== yarrow ==
// i16_biquad
module i16_biquad(
    input CLK, RST,
    input unsigned [15:0] A,
    output signed [15:0] B,
    input signed [15:0] b_0,
    input signed [15:0] b_1,
    input signed [15:0] b_2,
    input signed [15:0] a_1,
    input signed [15:0] a_2
);
clock: 12.5 ns
lec_check: 0
cap_margin: 0
core_margin: 2
core_utilization: 65
cts_cluster_diameter: 240
cts_cluster_size: 97
place_density: 0.38
slew_margin: 20
tns_end_percent: 35
run.sh (not shown) runs the stock make flow with config.mk's settings and CLKGATE_MAP_FILE=.
Although it ran to completion, yarrow produced a layout that fails the final checks because of negative setup slack.
diff inputs: yarrow => violet
- CORE_UTILIZATION: 65 -> 59
- CAP_MARGIN: 0 -> 20
- CTS_CLUSTER_DIAMETER: 240 -> unset
==> results <==
- Relative to yarrow, the count of inserted antenna diode cells of violet is higher by 2.
- | final setup slack of the worst path | violet vs yarrow | worse |
- On first-pass iteration count of the detailed router: between violet and yarrow, it ends up higher for yarrow.
- NOTE logic depth of the worst path, buffers included yarrow->violet increased by a few percent
- Lower area growth from synthesis to final layout among violet and yarrow: yarrow
- ~same final worst hold slack in violet and yarrow
- violet had finished all stages when the layout checks came back failing, citing negative setup slack.
> inputs changed (violet -> fjord)
- PLACE_DENSITY: 0.38 -> unset
- CTS_CLUSTER_SIZE: 97 -> unset
- TNS_END_PERCENT: 35 -> unset
- CORE_UTILIZATION: 59 -> 40
- the clock period (ns, I/O delays scaled along): 12.5 -> 16.0
--- outcome ---
- fjord completed; timing, DRC and antenna clean
- Compared violet against fjord; fraction of area in multi-input gates within noise.
- [compare] base=violet new=fjord: core utilization of the finished layout dropped 23 points, synthesized netlist cell count stayed essentially flat.

========
Setup of v22:
i16_biquad again, from the RTL that the note above started with.
Design i16_biquad, start of the top module:
module i16_biquad(
    input CLK, RST,
    input unsigned [15:0] A,
    output signed [15:0] B,
    input signed [15:0] b_0,
    input signed [15:0] b_1,
    input signed [15:0] b_2,
    input signed [15:0] a_1,
    input signed [15:0] a_2
);
wire signed [17:0] feedback;
wire signed [31:0] P_b0;
wire signed [31:0] P_b1;
wire signed [31:0] P_b2;
wire signed [33:0] P_a1;
wire signed [33:0] P_a2;
wire signed [35:0] S_0;
wire signed [35:0] S_1;
wire signed [35:0] S_2;
wire signed [35:0] Z_0;
wire signed [35:0] Z_1;
i16_mul mul_b0(
    .A(A),
    .B(b_0),
    .P(P_b0)
);
i16_mul mul_b1(
    .A(A),
    .B(b_1),
    .P(P_b1)
);
i16_mul mul_b2(
    .A(A),
    .B(b_2),
    .P(P_b2)
);
i18_mul mul_a1(
    .A(feedback),
    .B_coef(a_1),
    .P(P_a1)
);
i18_mul mul_a2(
    .A(feedback),
    .B_coef(a_2),
    .P(P_a2)
);
i36_acc ACC_0(
    .A(P_a2),
    .B(P_b2),
    ._Z(36'sd0),
    .S(S_0)
);
i36_acc ACC_1(
    .A(P_a1),
    .B(P_b1),
    ._Z(Z_0),
    .S(S_1)
);
i36_acc ACC_2(
    .A(34'sd0),
    .B(P_b0),
    ._Z(Z_1),
    .S(S_2)
);
i36_delay DELAY_0(
    .CLK(CLK),
    .RST(RST),
    .STORE(S_0),
    .READ(Z_0)
);
i36_delay DELAY_1(
    .CLK(CLK),
    .RST(RST),
    .STORE(S_1),
    .READ(Z_1)
);
i36_trunc OUT(
    .A(S_2),
    .B(feedback),
    .B_sat(B)
);
endmodule
Settings: LEC_CHECK=0, CAP_MARGIN=15, CELL_PAD_IN_SITES_GLOBAL_PLACEMENT=2, CORE_ASPECT_RATIO=0.79, CORE_MARGIN=8, CORE_UTILIZATION=40, CTS_CLUSTER_SIZE=30, GPL_ROUTABILITY_DRIVEN=0, GPL_TIMING_DRIVEN=0, PLACE_DENSITY_LB_ADDON=0.28, SLEW_MARGIN=20; clock period 11.0 ns.
v22 finished all stages; however, its layout fails the closing checks, the failures being negative setup slack.
#### Input delta (v48 over v22)
Settings: GPL_TIMING_DRIVEN: 0 -> unset; SETUP_SLACK_MARGIN: unset -> 0.71.
Findings:
- In v48 the implementation completed, yet the final layout does not meet the checks, the culprit being negative setup slack.
- v48 against v22: first-iteration DRC count now smaller, total negative slack for setup checks now larger, number of gates resized after CTS now smaller.
- v22 reports its topmost layer with routed signal wires as met5 while v48 reports met4.
[inputs] v28 vs v48
Settings: CORE_ASPECT_RATIO: 0.79 -> unset; SETUP_SLACK_MARGIN: 0.71 -> unset; CTS_CLUSTER_SIZE: 30 -> unset; CELL_PAD_IN_SITES_GLOBAL_PLACEMENT: 2 -> unset; GPL_ROUTABILITY_DRIVEN: 0 -> unset; CORE_MARGIN: 8 -> 2; PLACE_DENSITY_LB_ADDON: 0.28 -> unset; CAP_MARGIN: 15 -> 20; the clock period (ns, I/O delays scaled along): 11.0 -> 15.8.
### Flow results
v28 finished every step from synthesis to the final layout, and the layout passed the timing, design-rule and antenna checks. Cmp v28 and v48 / number of resized instances in the post-cts repair step / lower: v28. Density: v28 sparser than v48. On buffer count excluding the clock tree in the final layout: v28 sits below v48. On post-detailed-routing wire length: between v28 and v48, it ends up higher for v48. The worst path arrival time in v28 was higher than what v48 gave. The global-route usage in v28 was higher than what v48 gave. Required time reported for the critical path endpoint: v28 and v48 compared, lower one is v48.
